==> inputs of trial 12 <==
==> flow/design.v <==
module logarithm #(
	parameter n = 16,
	parameter m = 24,
	parameter k = 5 ,
	parameter p = 24
) (
	input        clk  ,  
	input        reset,  
	input        start,
	input  [0:n] x    ,
	output [1:p] y    ,
	output reg   done
);
	reg [2:0] current_state;
	reg [2:0] next_state   ;
	wire      z_gt2        ;
	wire      i_positive   ;
	reg [2:0] sel_z        ;
	reg       load_z       ;
	reg       sel_i        ;
	reg       load_i       ;
	reg       shift_y      ;
	reg  [  m+1:0] z           ;
	wire [  m+1:0] trunc_square;
	wire [  m+1:0] trunc_div   ;
	wire [  m+1:0] z_input     ;
	reg  [  k-1:0] i           ;
	wire [  k-1:0] i_input     ;
	wire [  k-1:0] i_minus_1   ;
	reg  [    1:p] yy          ;
	wire [    m:0] mult_in     ;
	wire [2*m+1:0] mult_out    ;
	assign z_input = (sel_z == 2'd00) ?  {1'b0, x, {(m-n){1'd0}}} :
	(sel_z == 2'd01) ? 	trunc_square :
	trunc_div;
	assign mult_in     = z[m:0];
	assign mult_out     = mult_in * mult_in;
	assign trunc_square = mult_out[2*m+1:m];
	assign trunc_div    = {1'd0, z[m+1:1]};
	always @(posedge clk or negedge reset) begin : proc_z
		if(~reset) begin
			z <= 0;
		end else begin
			if (load_z == 1'b1)
				z <= z_input;
		end
	end
	assign i_input = sel_i ? i_minus_1 : p;
	assign i_minus_1 = i - 1;
	wire [15:0] binary_p = p;
	always @(posedge clk or negedge reset) begin : proc_i
		if(~reset) begin
			i <= 0;
		end else begin
			if (load_i == 1'b1)
				i <= i_input;
		end
	end
	always @(posedge clk or negedge reset) begin : proc_yy
		if(~reset) begin
			yy <= 0;
		end else begin
			if (shift_y == 1'b1)
				yy <= {yy[2:p], z[m+1]};
		end
	end
	always @(posedge clk or negedge reset) begin : proc_current_state
		if(~reset) begin
			current_state <= 0;
		end else begin
			current_state <= next_state;
		end
	end
	assign i_positive = i ? 1 : 0;
	assign z_gt2 = z[m+1];
	assign y = yy;
	always @(*) begin
		next_state = current_state;
		case (current_state)
			3'd0 : begin
				if (~start)
					next_state = 3'd1;
			end
			3'd1 : begin
				if (start)
					next_state = 3'd2;
			end
			3'd2 : begin
				next_state = 3'd3;
			end
			3'd3 : begin
				next_state = 3'd4;
			end
			3'd4 : begin
				if (z_gt2)
					next_state = 3'd5;
				else
					next_state = 3'd6;
			end
			3'd5 : begin
				next_state = 3'd6;
			end
			3'd6 : begin
				if (i_positive)
					next_state = 3'd3;
				else
					next_state = 3'd0;
			end
			default : next_state = 3'd0;
		endcase
	end
	always @(*) begin
		case (current_state)
			3'd0, 3'd1: begin
				sel_z   = 2'b00;
				load_z  = 1'b0;
				sel_i   = 1'b0;
				load_i  = 1'b0;
				shift_y = 1'b0;
				done    = 1'b1;
			end
			3'd2 : begin
				sel_z   = 2'b00;
				load_z  = 1'b1;
				sel_i   = 1'b0;
				load_i  = 1'b1;
				shift_y = 1'b0;
				done    = 1'b0;
			end
			3'd3 : begin
				sel_z   = 2'b01;
				load_z  = 1'b1;
				sel_i   = 1'b1;
				load_i  = 1'b1;
				shift_y = 1'b0;
				done    = 1'b0;
			end
			3'd4 : begin
				sel_z   = 2'b00;
				load_z  = 1'b0;
				sel_i   = 1'b0;
				load_i  = 1'b0;
				shift_y = 1'b1;
				done    = 1'b0;
			end
			3'd5 : begin
				sel_z   = 2'b10;
				load_z  = 1'b1;
				sel_i   = 1'b0;
				load_i  = 1'b0;
				shift_y = 1'b0;
				done    = 1'b0;
			end
			3'd6 : begin
				sel_z   = 2'b00;
				load_z  = 1'b0;
				sel_i   = 1'b0;
				load_i  = 1'b0;
				shift_y = 1'b0;
				done    = 1'b0;
			end
			default : begin
				sel_z   = 2'b00;
				load_z  = 1'b0;
				sel_i   = 1'b0;
				load_i  = 1'b0;
				shift_y = 1'b0;
				done    = 1'b0;
			end
		endcase
	end
endmodule
==> flow/run.sh <==
#!/bin/bash
# the make line also repeats each setting of config.mk as NAME=value (left out here)
make -C /OpenROAD-flow-scripts/flow DESIGN_CONFIG=/design/flow/config.mk WORK_HOME=/design/flow/orfs CLKGATE_MAP_FILE= finish
==> flow/config.mk <==
export PLATFORM = sky130hd
export DESIGN_NAME = logarithm
export DESIGN_NICKNAME = logarithm
export VERILOG_FILES = /design/flow/design.v
export SDC_FILE = /design/flow/constraint.sdc
export NUM_CORES = 4
export LEC_CHECK = 0
export ABC_AREA = 0
export CAP_MARGIN = 20
export CELL_PAD_IN_SITES_DETAIL_PLACEMENT = 2
export CELL_PAD_IN_SITES_GLOBAL_PLACEMENT = 1
export CORE_MARGIN = 2
export CORE_UTILIZATION = 61
export CTS_CLUSTER_DIAMETER = 45
export CTS_CLUSTER_SIZE = 43
export GPL_ROUTABILITY_DRIVEN = 0
export GPL_TIMING_DRIVEN = 0
export MAX_ROUTING_LAYER = met4
export MIN_ROUTING_LAYER = met2
export PLACE_DENSITY_LB_ADDON = 0.21
export SETUP_SLACK_MARGIN = 0.83
export SLEW_MARGIN = 25
==> flow/constraint.sdc <==
create_clock -name core_clock -period 7.99 [get_ports {clk}]
set_input_delay 1.5980 -clock core_clock [delete_from_list [all_inputs] [get_ports {clk}]]
set_output_delay 1.5980 -clock core_clock [all_outputs]
set_load 0.01 [all_outputs]
==> trial 26 (differences from trial 12) <==
ABC_AREA = 1   (was 0)
CELL_PAD_IN_SITES_DETAIL_PLACEMENT = default   (was 2)
CELL_PAD_IN_SITES_GLOBAL_PLACEMENT = default   (was 1)
CORE_UTILIZATION = 72   (was 61)
CTS_CLUSTER_DIAMETER = default   (was 45)
CTS_CLUSTER_SIZE = default   (was 43)
GPL_ROUTABILITY_DRIVEN = default   (was 0)
GPL_TIMING_DRIVEN = default   (was 0)
MAX_ROUTING_LAYER = default   (was met4)
MIN_ROUTING_LAYER = default   (was met2)
PLACE_DENSITY_LB_ADDON = default   (was 0.21)
SETUP_SLACK_MARGIN = default   (was 0.83)
SLEW_MARGIN = 20   (was 25)
==> flow/constraint.sdc (replaced) <==
create_clock -name core_clock -period 7.3 [get_ports {clk}]
set_input_delay 1.4600 -clock core_clock [delete_from_list [all_inputs] [get_ports {clk}]]
set_output_delay 1.4600 -clock core_clock [all_outputs]
set_load 0.01 [all_outputs]
==> trial 76 (differences from trial 12) <==
ABC_AREA = default   (was 0)
CELL_PAD_IN_SITES_DETAIL_PLACEMENT = default   (was 2)
CELL_PAD_IN_SITES_GLOBAL_PLACEMENT = default   (was 1)
CORE_UTILIZATION = 72   (was 61)
CTS_CLUSTER_DIAMETER = default   (was 45)
CTS_CLUSTER_SIZE = default   (was 43)
GPL_ROUTABILITY_DRIVEN = default   (was 0)
GPL_TIMING_DRIVEN = default   (was 0)
MAX_ROUTING_LAYER = default   (was met4)
MIN_ROUTING_LAYER = default   (was met2)
PLACE_DENSITY_LB_ADDON = 0.0   (was 0.21)
SETUP_SLACK_MARGIN = default   (was 0.83)
SLEW_MARGIN = 20   (was 25)
==> flow/constraint.sdc (replaced) <==
create_clock -name core_clock -period 7.02 [get_ports {clk}]
set_input_delay 1.4040 -clock core_clock [delete_from_list [all_inputs] [get_ports {clk}]]
set_output_delay 1.4040 -clock core_clock [all_outputs]
set_load 0.01 [all_outputs]
==> qor summary <==
metric	trial 76	trial 12	trial 26
Critical Path Sink Type	register	-	register
Global Route Usage Sum	39.7%	-	39.1%
Total die size	29300 um2	34500 um2	31500 um2
Origin of the worst setup path	z[10]	-	z[9]
Proportion of cell area occupied by multi-input gates	69.0%	-	70.5%
Met3 capacity usage during global routing	8.88%	-	7.31%
Flop-to-flop setup slack	-0.11 ns	-	0.29 ns
Data required time of the critical path	7.28 ns	-	7.54 ns
Sequential share of cell area	6.70%	-	6.75%
Netlist Area Pre-Place	20100 um2	20100 um2	21700 um2
Tally of clock buffers in the finished layout	11	-	9
Die x size	171 um	186 um	178 um
Clock slew at reported path FFs	0.06 ns	-	0.07 ns
Status	failed layout checks	aborted with a tool error	no timing/DRC/antenna violations
Stage where the flow stopped	-	3_5_place_dp	-
Layout check failures	negative setup slack	-	-
Worst-path fanout max	4	-	14
Simple-Gate Fraction of Synth Area	10.7%	10.7%	15.7%
